== v33 ==
## cache
module cache
(
    input clk,
    input rst,
    input  [11:0]  cpu_adr,
    input  [127:0] cpu_dat_m,
    input  [15:0]  cpu_sel,
    input          cpu_cyc,
    input          cpu_stb,
    input          cpu_we,
    output [127:0] cpu_dat_s,
    output         cpu_ack,
    output         cpu_rty,
    output [11:0]  mem_adr,
    output [127:0] mem_dat_m,
    output [15:0]  mem_sel,
    output         mem_cyc,
    output         mem_stb,
    output         mem_we,
    input  [127:0] mem_dat_s,
    input          mem_ack,
    input          mem_rty
);
clock: 7.5 ns
lec_check: 0
cap_margin: 20
cell_pad_in_sites_detail_placement: 2
cell_pad_in_sites_global_placement: 1
core_aspect_ratio: 1.05
core_margin: 4
core_utilization: 24
gpl_timing_driven: 1
hold_slack_margin: 0.11
min_routing_layer: met1
place_density: 0.6
setup_slack_margin: 1.31
slew_margin: 40
tns_end_percent: 55
run.sh (not shown) runs the stock make flow with config.mk's settings and CLKGATE_MAP_FILE=.
v33 reached the final stage; the timing, design-rule and antenna checks on its layout passed.
Changes in v2 relative to v33:
Settings: clearing GPL_TIMING_DRIVEN, which used to be 1; clearing CELL_PAD_IN_SITES_GLOBAL_PLACEMENT, which used to be 1; clearing TNS_END_PERCENT, which used to be 55; clearing CORE_ASPECT_RATIO, which used to be 1.05; swapping 40 for 20 in SLEW_MARGIN; swapping 1.31 for 0.2 in SETUP_SLACK_MARGIN; clearing CELL_PAD_IN_SITES_DETAIL_PLACEMENT, which used to be 2; clearing HOLD_SLACK_MARGIN, which used to be 0.11; clearing MIN_ROUTING_LAYER, which used to be met1; swapping 24 for 40 in CORE_UTILIZATION; swapping 4 for 2 in CORE_MARGIN; swapping 7.5 for 6.95 in the clock period (ns, I/O delays scaled along).
Notes after the runs:
- After synthesis and placement, the instance count of v2 is below that of v33.
- The combinational cell fraction of total power reported for v2 is smaller than that of v33 by 1.5 points.
- In the reports for v2 and v33, the smaller worst-case setup margin in the final layout belongs to v2.
- Critical path startpoint: cpu_adr[0] -> v2, cache_controller.state[3] -> v33

---

Starting RTL as in the previous note.
==> flow/design.v (excerpt) <==
module cache
(
    input clk,
    input rst,
    input  [11:0]  cpu_adr,
    input  [127:0] cpu_dat_m,
    input  [15:0]  cpu_sel,
    input          cpu_cyc,
    input          cpu_stb,
    input          cpu_we,
    output [127:0] cpu_dat_s,
    output         cpu_ack,
    output         cpu_rty,
    output [11:0]  mem_adr,
    output [127:0] mem_dat_m,
    output [15:0]  mem_sel,
    output         mem_cyc,
    output         mem_stb,
    output         mem_we,
    input  [127:0] mem_dat_s,
    input          mem_ack,
    input          mem_rty
);
Settings: LEC_CHECK=0, ABC_AREA=1, CAP_MARGIN=40, CELL_PAD_IN_SITES_DETAIL_PLACEMENT=0, CELL_PAD_IN_SITES_GLOBAL_PLACEMENT=3, CORE_MARGIN=2, CORE_UTILIZATION=40, GPL_ROUTABILITY_DRIVEN=1, GPL_TIMING_DRIVEN=0, HOLD_SLACK_MARGIN=-0.03, PLACE_DENSITY_LB_ADDON=0.0, SETUP_SLACK_MARGIN=-0.29, SLEW_MARGIN=0, TNS_END_PERCENT=65; clock period 6.95 ns.
The baseline reached the layout checks and failed them: setup timing.
Rerun with:
- CAP_MARGIN: 40 -> 15
- CELL_PAD_IN_SITES_DETAIL_PLACEMENT: 0 -> unset
- CELL_PAD_IN_SITES_GLOBAL_PLACEMENT: 3 -> unset
- CORE_UTILIZATION: 40 -> 72
- CTS_CLUSTER_DIAMETER: unset -> 31
- CTS_CLUSTER_SIZE: unset -> 15
- GPL_ROUTABILITY_DRIVEN: 1 -> 0
- GPL_TIMING_DRIVEN: 0 -> unset
- HOLD_SLACK_MARGIN: -0.03 -> unset
- PLACE_DENSITY_LB_ADDON: 0.0 -> 0.14
- SETUP_SLACK_MARGIN: -0.29 -> 0.46
- SLEW_MARGIN: 0 -> 20
- TNS_END_PERCENT: 65 -> unset
- clock period: 6.95 -> 1.91 ns (I/O delays scaled with it)
The new run never finished: it broke off in global routing on GRT-0116; die area falls by 44%; area after synthesis does not change; synthesized cell count is unchanged.
Rerun with:
- ABC_AREA: 1 -> unset
- CAP_MARGIN: 15 -> 20
- CORE_UTILIZATION: 72 -> 66
- CTS_CLUSTER_DIAMETER: 31 -> unset
- CTS_CLUSTER_SIZE: 15 -> 63
- GPL_ROUTABILITY_DRIVEN: 0 -> unset
- PLACE_DENSITY_LB_ADDON: 0.14 -> unset
- SETUP_SLACK_MARGIN: 0.46 -> unset
- clock period: 1.91 -> 4.0 ns (I/O delays scaled with it)
Result: The new run finished but failed the layout checks on setup timing; die size grows by 6.6%; synthesized cell count shrinks by 10%; synthesized area shrinks by 2.2%.
Rerun with:
- CELL_PAD_IN_SITES_DETAIL_PLACEMENT: unset -> 2
- CELL_PAD_IN_SITES_GLOBAL_PLACEMENT: unset -> 1
- CORE_ASPECT_RATIO: unset -> 1.05
- CORE_MARGIN: 2 -> 5
- CORE_UTILIZATION: 66 -> 24
- CTS_CLUSTER_DIAMETER: unset -> 212
- CTS_CLUSTER_SIZE: 63 -> unset
- GPL_TIMING_DRIVEN: unset -> 1
- HOLD_SLACK_MARGIN: unset -> 0.11
- MIN_ROUTING_LAYER: unset -> met1
- PLACE_DENSITY: unset -> 0.6
- SETUP_SLACK_MARGIN: unset -> 1.31
- SLEW_MARGIN: 20 -> 40
- TNS_END_PERCENT: unset -> 55
- clock period: 4.0 -> 7.5 ns (I/O delays scaled with it)
What happened: This time the run completed with no timing, DRC or antenna violations; global-route usage falls by 27 points; register-to-register slack gets better by 2.5 ns; via count fell by 3.9%; cell area decreases by 1.7%; routed wire length goes up by 33%; hold slack gains 0.021 ns; core utilization came out lower by 55 points; cell count rose by 25%; total power decreases by 45%.
Power is estimated from default activity; no workload was simulated.
